## P
==> flow/design.v (excerpt) <==
module QAM(clk, rst, en, Din, IFout);
input clk, rst, en;
input Din;
output reg signed [17:0] IFout;
wire [1:0] spc_out;
wire [1:0] sm_i;
wire [1:0] sm_q;
wire [1:0] lf_i;
wire [1:0] lf_q;
wire [1:0] usi_i;
wire [1:0] usi_q;
wire signed [17:0] srrc_i;
wire signed [17:0] srrc_q;
wire en0;
wire en1;
wire en2;
wire en3;
reg sm_ctrl;
reg [3:0] usi_ctrl;
reg [1:0] mix_cnt;
reg sync_i0, sync_i1, sync_q0, sync_q1;
reg ce2;
always @(posedge clk or posedge rst) begin
	if (rst) begin
	    ce2 <= 1'd0;
	end
	else begin
		ce2 <= ~ce2;
	end
end
assign en0 = en & ce2;
always @(posedge clk or posedge rst) begin
	if (rst) begin
	    sync_i0 <= 1'd0;
	    sync_q0 <= 1'd0; 
	end
	else begin
		sync_i0 <= sm_i[1];
		sync_q0 <= sm_q[1];
	end
end
always @(posedge clk or posedge rst) begin
	if (rst) begin
	    sync_i1 <= 1'd0;
	    sync_q1 <= 1'd0;
	end
	else begin
		sync_i1 <= sync_i0;
		sync_q1 <= sync_q0;
	end
end
always @(posedge clk or posedge rst) begin
	if (rst) begin
	    sm_ctrl <= 1'd0;
	end
	else if (ce2) begin
		sm_ctrl <= ~sm_ctrl;
	end
end
assign en1 = (sm_ctrl & ce2) ? 1'd1 : 1'd0;
always @(posedge clk or posedge rst) begin
	if (rst) begin
  ...
Size in the first run: ~1200 flip-flops, roughly 22 I/O pins, roughly 0.072 mm² of cells after synthesis.
export LEC_CHECK = 0
export CAP_MARGIN = 20
export CORE_ASPECT_RATIO = 0.67
export CORE_MARGIN = 9
export CORE_UTILIZATION = 51
export CTS_CLUSTER_DIAMETER = 228
export GPL_ROUTABILITY_DRIVEN = 0
export GPL_TIMING_DRIVEN = 0
export HOLD_SLACK_MARGIN = 0.14
export MAX_ROUTING_LAYER = met4
export MIN_ROUTING_LAYER = met2
export PLACE_DENSITY_LB_ADDON = 0.29
export SLEW_MARGIN = 15
create_clock -name core_clock -period 7.66 [get_ports {clk}]
run.sh (not shown) runs the stock make flow with config.mk's settings and CLKGATE_MAP_FILE=.
P finished every step from synthesis to the final layout, and the layout passed the timing, design-rule and antenna checks.
#### Input delta (Q over P)
- HOLD_SLACK_MARGIN: 0.14 -> unset
- MIN_ROUTING_LAYER: met2 -> unset
- GPL_ROUTABILITY_DRIVEN: 0 -> unset
- MAX_ROUTING_LAYER: met4 -> unset
- CORE_ASPECT_RATIO: 0.67 -> unset
- CTS_CLUSTER_DIAMETER: 228 -> 90
- PLACE_DENSITY_LB_ADDON: 0.29 -> unset
- SLEW_MARGIN: 15 -> 20
- CORE_UTILIZATION: 51 -> 72
- GPL_TIMING_DRIVEN: 0 -> unset
- CORE_MARGIN: 9 -> 2
- the clock period (ns, I/O delays scaled along): 7.66 -> 2.52
==> comparison <==
Status: Q FAILED at clock tree synthesis (4_1_cts) (tool error). Sort Q and P by die width, ascending, and Q comes first. Post-synthesis cell count from yosys came out exactly the same in Q and P. Diff P -> Q: number of buffers inserted by port buffering +1; area of the core fell by 0.040 mm²; post-detailed-placement half-perimeter wirelength now sits higher; die span in y has decreased. In Q, the pre-CTS worst setup slack came out 0.75 ns below the value in P.
Inputs modified between Q and R:
- CTS_CLUSTER_DIAMETER removed (was 90)
- CORE_UTILIZATION changed from 72 to 64
- the clock period (ns, I/O delays scaled along) changed from 2.52 to 3.55
Results
What the final checks of R revealed, after a flow that finished every stage, was a layout that fails on setup timing. Diff Q..R | count of flip-flops with a built-in enable after synthesis | unchanged. Going from Q to R, floorplan row count picked up an extra 7; chip area climbed 12%; HPWL after detailed placement moved down; total standard cell area after synthesis did not really move; area of the core region saw an increase. In R, pre-CTS setup slack is higher than in Q. Number of standard cells after synthesis of R is on par with Q. In the flow results for R and Q, the global placement routability congestion is larger on Q.


Starting RTL as in the previous note.
clock: 2.33 ns
lec_check: 0
abc_area: 1
cap_margin: 40
core_aspect_ratio: 0.5
core_margin: 2
core_utilization: 72
cts_cluster_diameter: 397
cts_cluster_size: 94
place_density_lb_addon: 0.24
setup_slack_margin: 0.69
slew_margin: 20
The first run did not get past 4_1_cts.
Then changed:
ABC_AREA = unset   (was 1)
CAP_MARGIN = 20   (was 40)
CORE_ASPECT_RATIO = unset   (was 0.5)
CORE_UTILIZATION = 40   (was 72)
CTS_CLUSTER_DIAMETER = unset   (was 397)
CTS_CLUSTER_SIZE = unset   (was 94)
PLACE_DENSITY_LB_ADDON = unset   (was 0.24)
SETUP_SLACK_MARGIN = unset   (was 0.69)
clock period = 4.66 ns   (was 2.33 ns; I/O delays follow)
Result:
- The changed run completed with no timing, DRC or antenna violations
- die size climbs by 74%
- synthesized area drops by 2.4%
- synthesized cell count drops by 15%


Starting RTL as in the previous note.
==> flow/design.v (excerpt) <==
module QAM(clk, rst, en, Din, IFout);
input clk, rst, en;
input Din;
output reg signed [17:0] IFout;
wire [1:0] spc_out;
wire [1:0] sm_i;
wire [1:0] sm_q;
wire [1:0] lf_i;
wire [1:0] lf_q;
wire [1:0] usi_i;
wire [1:0] usi_q;
wire signed [17:0] srrc_i;
wire signed [17:0] srrc_q;
wire en0;
wire en1;
wire en2;
wire en3;
reg sm_ctrl;
reg [3:0] usi_ctrl;
reg [1:0] mix_cnt;
reg sync_i0, sync_i1, sync_q0, sync_q1;
reg ce2;
always @(posedge clk or posedge rst) begin
	if (rst) begin
	    ce2 <= 1'd0;
	end
	else begin
		ce2 <= ~ce2;
	end
end
assign en0 = en & ce2;
always @(posedge clk or posedge rst) begin
	if (rst) begin
	    sync_i0 <= 1'd0;
	    sync_q0 <= 1'd0; 
	end
	else begin
		sync_i0 <= sm_i[1];
		sync_q0 <= sm_q[1];
	end
end
always @(posedge clk or posedge rst) begin
	if (rst) begin
	    sync_i1 <= 1'd0;
	    sync_q1 <= 1'd0;
	end
	else begin
		sync_i1 <= sync_i0;
		sync_q1 <= sync_q0;
	end
end
always @(posedge clk or posedge rst) begin
	if (rst) begin
	    sm_ctrl <= 1'd0;
	end
	else if (ce2) begin
		sm_ctrl <= ~sm_ctrl;
	end
end
assign en1 = (sm_ctrl & ce2) ? 1'd1 : 1'd0;
always @(posedge clk or posedge rst) begin
	if (rst) begin
	    usi_ctrl <= 1'd0;
	end
	else if(en) begin
		if(usi_ctrl == 4'd8) usi_ctrl <= usi_ctrl;
		else usi_ctrl <= usi_ctrl + 4'd1;
	end
end
assign en2 = (usi_ctrl == 4'd8) ? 1'd1 : 1'd0;
assign en3 = 1'd1;
assign lf_i = {sync_i1, 1'd1};
assign lf_q = {sync_q1, 1'd1};
SPC u_SPC(.clk(clk),
	      .rst(rst),
	      .en(en0),
	      .Din(Din),
	      .OUT(spc_out)
	      );
SM u_SM(.clk(clk),
	    .rst(rst),
	    .en(en1),
	    .Din(spc_out),
	    .I(sm_i),
	    .Q(sm_q)
	    );
USI u_USI_i(.clk(clk),
	        .rst(rst),
	        .en(en2),
	        .lf_in(lf_i),
	        .hf_out(usi_i)
	        );
USI u_USI_q(.clk(clk),
	        .rst(rst),
	        .en(en2),
	        .lf_in(lf_q),
	        .hf_out(usi_q)
	        );
SRRC u_SRRC_i(.clk(clk),
	          .rst(rst),
	          .en(en3),
	          .Din(usi_i),
	          .Dout(srrc_i)
	          );
SRRC u_SRRC_q(.clk(clk),
	          .rst(rst),
	          .en(en3),
	          .Din(usi_q),
	          .Dout(srrc_q)
	          );
  ...
Settings: LEC_CHECK=0, CAP_MARGIN=20, CORE_MARGIN=2, CORE_UTILIZATION=65, SLEW_MARGIN=20; clock period 4.66 ns.
The starting point produced a clean layout.
Edit:
Settings changed: CORE_UTILIZATION 65 to 40, SETUP_SLACK_MARGIN from default to 1.19.
Result: Flip-flop count is unchanged; critical path depth rises by 2; clock skew goes up by 0.012 ns; hold slack degrades by 0.0043 ns; non-clock buffer count is higher by 475; cell count increases by 15%; via count came out higher by 4.7%; global-route usage came out lower by 9.3 points.
Edit:
Settings changed: CORE_UTILIZATION 40 to 70, CTS_CLUSTER_SIZE from default to 70, SETUP_SLACK_MARGIN 1.19 to default.
Clock period 4.66 ns to 3.72 ns, I/O delays scaled along.
This time the run completed and failed the layout checks on setup timing; non-clock buffer count falls by 22; routed wire length came out lower by 5.9%; design area fell by 7.4%; worst setup slack degrades by 0.98 ns; synthesized area does not change; worst hold slack is worse by 0.070 ns; final cell count falls by 10%.
Edit:
Settings changed: CORE_UTILIZATION 70 to 66, CTS_CLUSTER_SIZE 70 to default.
Clock period 3.72 ns to 3.37 ns, I/O delays scaled along.
The new run finished but fails on setup timing; worst setup slack loses 0.40 ns; hold slack gains 0.038 ns; via count climbs by 14%; cell area climbs by 15%; clock skew stays flat; maximum frequency drops by 1.3%; non-clock buffer count climbs by 878; area after synthesis stays the same.
Edit:
Settings changed: CORE_UTILIZATION 66 to 72, PLACE_DENSITY_LB_ADDON from default to 0.24.
Clock period 3.37 ns to 3.84 ns, I/O delays scaled along.
The new run completed, yet does not pass: setup timing.
Final cell count fell by 12%.
Wire length fell by 19%.
Clock skew barely changes.
Worst setup slack improved by 0.24 ns.
Synthesized cell count is unchanged.


## v26
QAM again, from the RTL that the note above started with.
clock: 3.73 ns
lec_check: 0
cap_margin: 5
cell_pad_in_sites_detail_placement: 0
core_aspect_ratio: 0.89
core_margin: 2
core_utilization: 60
min_routing_layer: met1
place_density: 0.38
setup_slack_margin: 0.37
slew_margin: 20
v26: all stages complete, timing, DRC and antenna checks passed
Edits applied to the flow inputs when going from v26 to v14:
Settings: an added CTS_CLUSTER_SIZE of 27; a change of CORE_UTILIZATION from 60 to 71; a change of the clock period (ns, I/O delays scaled along) from 3.73 to 1.6.
Among v26 and v14, the run that stopped before the end is v14, and it is the only one.
In the summary table, v14 is marked failed, with error DPL-0033 raised in clock tree synthesis.
v14 -> v26: sequential cell area fraction in the yosys report delta 0, exact match
Final estimated routing congestion in global placement delta for v14 relative to v26: 8.0% higher
Synthesized cell count: v14 vs v26 identical
Looking only at placement-stage worst setup slack, and setting everything else aside, the lower value of v26 and v14 goes to v14.
Taking v26 as the reference, in v14 core area shows a reduction of 0.019 sq mm, placed standard-cell area picked up an extra about 15%.
Die area of v14 falls short of that of v26 by more than 10%.
> inputs changed (v14 -> v51)
Settings: a change of CORE_UTILIZATION from 71 to 72; a deleted PLACE_DENSITY that had been 0.38; a change of SETUP_SLACK_MARGIN from 0.37 to -0.3; a deleted CTS_CLUSTER_SIZE that had been 27; a change of the clock period (ns, I/O delays scaled along) from 1.6 to 2.94.
Notes after the runs:
- For v51, the flow was terminated by a tool error in global routing and produced no final design.
- v51 against v14: count of different cell masters after synthesis shows no meaningful change; number of instances in the placed design fell by about 5.5%.
- v51 ends up with a floorplan core area that is 1.6% lower than in v14.
- Compared with v14, in v51 cell area after placement decreased by about 5% relative to the old numbers; sum of net half-perimeters after detailed placement decreased by about 11% relative to the old numbers; height of the die decreased by 0.69% relative to the old numbers.
- Going from v14 to v51, number of buffers inserted by port buffering held steady, post-synthesis instance total about even.
- Re die width: v51 is 2.4 microns down on v14.
- Overall chip area (v51 over v14): decrease, about 1.4%
- The higher number of placement rows came out of v14.
Inputs modified between v51 and v43:
Settings: CELL_PAD_IN_SITES_DETAIL_PLACEMENT removed (was 0); CORE_UTILIZATION changed from 72 to 40; CAP_MARGIN changed from 5 to 20; SETUP_SLACK_MARGIN removed (was -0.3); MIN_ROUTING_LAYER removed (was met1); CORE_ASPECT_RATIO removed (was 0.89); the clock period (ns, I/O delays scaled along) changed from 2.94 to 5.0.
--- outcome ---
v43 finished every step from synthesis to the final layout, and the layout passed the timing, design-rule and antenna checks.
v51 never completed; the flow aborted with a tool error in global routing.
The multiplexer share of the synthesized area was comparable across v51 and v43.
Compared with v51, in v43 number of buffers inserted to repair setup after CTS has decreased; total die area higher.
The inputs of v1 differ from those of v43 as listed below.
Settings: a change of CORE_UTILIZATION from 40 to 66; a change of the clock period (ns, I/O delays scaled along) from 5.0 to 3.34.
--- outcome ---
Global-route usage: v1 higher than v43
Every stage of v1 finished as expected; the final checks, on the other hand, flagged setup timing, which means the layout fails.
Measured against each other, v1 and v43 differ in worst hold slack, the lower figure coming from v1.
In v1, the number of cells on the critical path came out 2 above the value in v43.
Re number of buffers added on ports: no difference whatsoever between v43 and v1.
Tightest slew margin relative to the limit up 24 points in v1 wrt v43
Inputs modified between v1 and v24:
Settings: setting CTS_CLUSTER_DIAMETER to 29 for the first time; setting TNS_END_PERCENT to 5 for the first time; changing CORE_UTILIZATION from 66 to 64; changing the clock period (ns, I/O delays scaled along) from 3.34 to 2.97.
- Across v1 and v24, no clean finish was achieved.
- Compared with v1, v24 shows a lower combined buffer and inverter count along the critical path.
- Across both runs, final layout net count was higher for v24 than for v1.
- For v1, the cell at the slowest stage of the critical path was dfrtp_2, unlike v24, where it was ha_4.


## v27
Starting RTL as in the previous note.
clock: 3.73 ns
lec_check: 0
cap_margin: 5
cell_pad_in_sites_detail_placement: 0
core_aspect_ratio: 0.89
core_margin: 2
core_utilization: 70
cts_cluster_size: 31
min_routing_layer: met1
place_density: 0.64
setup_slack_margin: 0.37
slew_margin: 20
v27 finished every stage; the final checks, however, were not passed, the failures being setup timing.
--- input diff v27..v4 ---
Settings: changing CTS_CLUSTER_SIZE from 31 to 80; changing CORE_UTILIZATION from 70 to 72; setting ABC_AREA to 1 for the first time; changing SETUP_SLACK_MARGIN from 0.37 to -0.12; changing the clock period (ns, I/O delays scaled along) from 3.73 to 2.94.
## What came out
- Although it ran to completion, v27 produced a layout that fails the final checks because of setup timing.
- v4 did not finish; a tool error ended it in global routing.
- Summary of v4 over v27: die area saw a decrease; tally of unique sky130hd cells used after synthesis saw a decrease; chip area estimate from yosys synthesis saw an increase; adder-cell share of the synthesized area saw a decrease.
Input-level comparison between v36 and v4:
Settings: SETUP_SLACK_MARGIN now 0.11, was -0.12; CTS_CLUSTER_SIZE now 31, was 80; the clock period (ns, I/O delays scaled along) now 3.73, was 2.94.
[summary]
Post-CTS setup repair buffer count is higher on v4
Number of buffers inserted by hold repair at cts across v4 and v36: no real change.
Between v4 and v36, the flow reports half-perimeter wire length after detailed placement decreasing by more than 10%.
Every stage of the flow completed for v36, and the final layout passed the timing, design-rule and antenna checks.
Compared with v4, v36 shows a lower number of gates resized after cts.
Diff v4..v36 | register bit total from synthesis | unchanged
Re final weighted congestion in routability-driven placement: v36 is 0.060 down on v4.


QAM again, from the RTL that the note above started with.
clock: 5.0 ns
lec_check: 0
abc_area: 0
cap_margin: 5
cell_pad_in_sites_global_placement: 2
core_margin: 3
core_utilization: 40
cts_cluster_diameter: 170
gpl_timing_driven: 0
max_routing_layer: met4
min_routing_layer: met1
setup_slack_margin: 1.13
slew_margin: 35
The starting point completed without violations.
Next try:
Settings changed: ABC_AREA 0 to unset, CAP_MARGIN 5 to 20, CELL_PAD_IN_SITES_GLOBAL_PLACEMENT 2 to unset, CORE_MARGIN 3 to 2, MAX_ROUTING_LAYER met4 to unset, MIN_ROUTING_LAYER met1 to unset, SETUP_SLACK_MARGIN 1.13 to unset, SLEW_MARGIN 35 to 20.
Outcome: Non-clock buffer count fell by 443. Via count goes down by 4.1%. Count of clock-buffer cells in the layout decreases by 30.
Next try:
Settings changed: ABC_AREA set to 1, CORE_MARGIN 2 to 3, HOLD_SLACK_MARGIN set to 0.24, MAX_ROUTING_LAYER set to met5, MIN_ROUTING_LAYER set to met2, SETUP_SLACK_MARGIN set to 1.13, SLEW_MARGIN 20 to 35.
What happened: Final area is higher by 9.7%; worst setup slack gains 0.77 ns; synthesized cell count is higher by 17%; final cell count is higher by 16%; routed wire length is higher by 31%; synthesized area is higher by 2.5%; global-route usage is higher by 13 points; flip-flop count does not change; via count is higher by 62%; non-clock buffer count is higher by 223.
